== run A ==
Design compl_mul, start of the top module:
module compl_mul(
   input logic clk_i, 
   input logic srst_i,
   input logic signed [17:0]data_a_i_i,   
   input logic signed [17:0]data_a_q_i,   
   input logic signed [17:0]data_b_i_i,   
   input logic signed [17:0]data_b_q_i,   
   output  logic signed  [36:0]data_i_o,    
   output  logic signed [36:0]data_q_o     
   );
Size in the first run: ~5,400 cells after synthesis, ~74 flip-flops, ~150 I/O pins, ~51,000 sq um of cells after synthesis.
Settings: LEC_CHECK=0, CAP_MARGIN=40, CORE_ASPECT_RATIO=0.63, CORE_MARGIN=8, CORE_UTILIZATION=47, CTS_CLUSTER_SIZE=59, GPL_ROUTABILITY_DRIVEN=0, GPL_TIMING_DRIVEN=0, MAX_ROUTING_LAYER=met4, PLACE_DENSITY_LB_ADDON=0.13, SETUP_SLACK_MARGIN=3.98, SLEW_MARGIN=20; clock period 16.0 ns.
run.sh (not shown) runs the stock make flow with config.mk's settings and CLKGATE_MAP_FILE=.
### run A -> run B
==> flow/config.mk <==
export PLATFORM = sky130hd
export DESIGN_NAME = compl_mul
export DESIGN_NICKNAME = compl_mul
export VERILOG_FILES = /design/flow/design.v
export SDC_FILE = /design/flow/constraint.sdc
export NUM_CORES = 4
export LEC_CHECK = 0
export ABC_AREA = 0
export CAP_MARGIN = 20
export CELL_PAD_IN_SITES_GLOBAL_PLACEMENT = 1
export CORE_ASPECT_RATIO = 1.73
export CORE_MARGIN = 2
export CORE_UTILIZATION = 60
export CTS_CLUSTER_DIAMETER = 95
export CTS_CLUSTER_SIZE = 97
export SLEW_MARGIN = 15
export TNS_END_PERCENT = 20
[summary]
Floorplan core density in run B is 14 points higher than in run A. Delta (run B minus run A): horizontal die size fell by about 50%; final layout net count fell by 325. Against run A, run B comes in 780 ps higher on setup slack of the critical path after layout. Compared to run A, the router laid down less metal wire for run B. In run B, cell count after placement is lower than in run A.
Changes in run C relative to run B:
==> flow/config.mk <==
export PLATFORM = sky130hd
export DESIGN_NAME = compl_mul
export DESIGN_NICKNAME = compl_mul
export VERILOG_FILES = /design/flow/design.v
export SDC_FILE = /design/flow/constraint.sdc
export NUM_CORES = 4
export LEC_CHECK = 0
export CAP_MARGIN = 20
export CORE_MARGIN = 2
export CORE_UTILIZATION = 25
export SLEW_MARGIN = 20
==> flow/constraint.sdc <==
create_clock -name core_clock -period 11.8 [get_ports {clk_i}]
set_input_delay 2.3600 -clock core_clock [delete_from_list [all_inputs] [get_ports {clk_i}]]
set_output_delay 2.3600 -clock core_clock [all_outputs]
set_load 0.01 [all_outputs]
### Flow results
Run C: full flow OK, the timing, design-rule and antenna checks passed. Final cell count without fillers went up by more than a quarter going from run B to run C. Synthesized area divided by synthesized cell count: run B vs run C identical. Cmp run B and run C / final RePlAce weighted congestion / higher: run C. Run C gives more wire length of the first global-routing pass than run B did. Going from run B to run C, the die area was enlarged.

red:
The RTL this note starts from:
==> flow/design.v <==
`timescale 1ns / 1ps
module compl_mul(
   input logic clk_i, 
   input logic srst_i,
   input logic signed [17:0]data_a_i_i,   
   input logic signed [17:0]data_a_q_i,   
   input logic signed [17:0]data_b_i_i,   
   input logic signed [17:0]data_b_q_i,   
   output  logic signed  [36:0]data_i_o,    
   output  logic signed [36:0]data_q_o     
   );
   logic signed [35:0] prod_ii, prod_iq, prod_qi, prod_qq;
   assign prod_ii = data_a_i_i * data_b_i_i;
   assign prod_qq = data_a_q_i * data_b_q_i;
   assign prod_iq = data_a_i_i * data_b_q_i;
   assign prod_qi = data_a_q_i * data_b_i_i;
   always_ff@(posedge clk_i) begin
       if(srst_i)begin
           data_i_o<=0;
           data_q_o<=0;
       end
       else begin
           data_i_o<=prod_ii-prod_qq;
           data_q_o<=prod_iq+prod_qi;
       end
   end
endmodule
export LEC_CHECK = 0
export CAP_MARGIN = 30
export CELL_PAD_IN_SITES_DETAIL_PLACEMENT = 0
export CELL_PAD_IN_SITES_GLOBAL_PLACEMENT = 0
export CORE_MARGIN = 2
export CORE_UTILIZATION = 72
export CTS_CLUSTER_DIAMETER = 363
export CTS_CLUSTER_SIZE = 37
export GPL_TIMING_DRIVEN = 1
export MAX_ROUTING_LAYER = met4
export SETUP_SLACK_MARGIN = 0.58
export SLEW_MARGIN = 20
create_clock -name core_clock -period 7.94 [get_ports {clk_i}]
global routing (5_1_grt): red exited with error
Inputs modified between red and blue:
# red
export LEC_CHECK = 0
export CAP_MARGIN = 30
export CELL_PAD_IN_SITES_DETAIL_PLACEMENT = 0
export CELL_PAD_IN_SITES_GLOBAL_PLACEMENT = 0
export CORE_MARGIN = 2
export CORE_UTILIZATION = 72
export CTS_CLUSTER_DIAMETER = 363
export CTS_CLUSTER_SIZE = 37
export GPL_TIMING_DRIVEN = 1
export MAX_ROUTING_LAYER = met4
export SETUP_SLACK_MARGIN = 0.58
export SLEW_MARGIN = 20
create_clock -name core_clock -period 7.94 [get_ports {clk_i}]
# blue
export LEC_CHECK = 0
export CAP_MARGIN = 20
export CORE_MARGIN = 2
export CORE_UTILIZATION = 70
export CTS_CLUSTER_SIZE = 37
export MAX_ROUTING_LAYER = met4
export SLEW_MARGIN = 20
create_clock -name core_clock -period 8.0 [get_ports {clk_i}]
Notes after the runs:
Complete run, failing final checks: blue, reason setup timing. Core outline area went up by a few percent going from red to blue. Total clock sinks essentially unchanged between blue and red. Taking red as the reference point, the HPWL reported at the end of detailed placement of blue falls by 24,000 µm. As far as portion of the post-synthesis area used by sequential elements goes, blue and red are indistinguishable; the numbers are identical. On floorplan die height, the lower figure sits with red, not blue. Number of buffers added by the clock tree synthesis step: red vs blue, no meaningful difference. Synthesized cell count: red vs blue identical. Compared to red, blue was floorplanned on a bigger die. Summary: post-place setup slack, blue better than red. Compared to red, blue has final weighted congestion of routability-driven global placement about 11% lower.
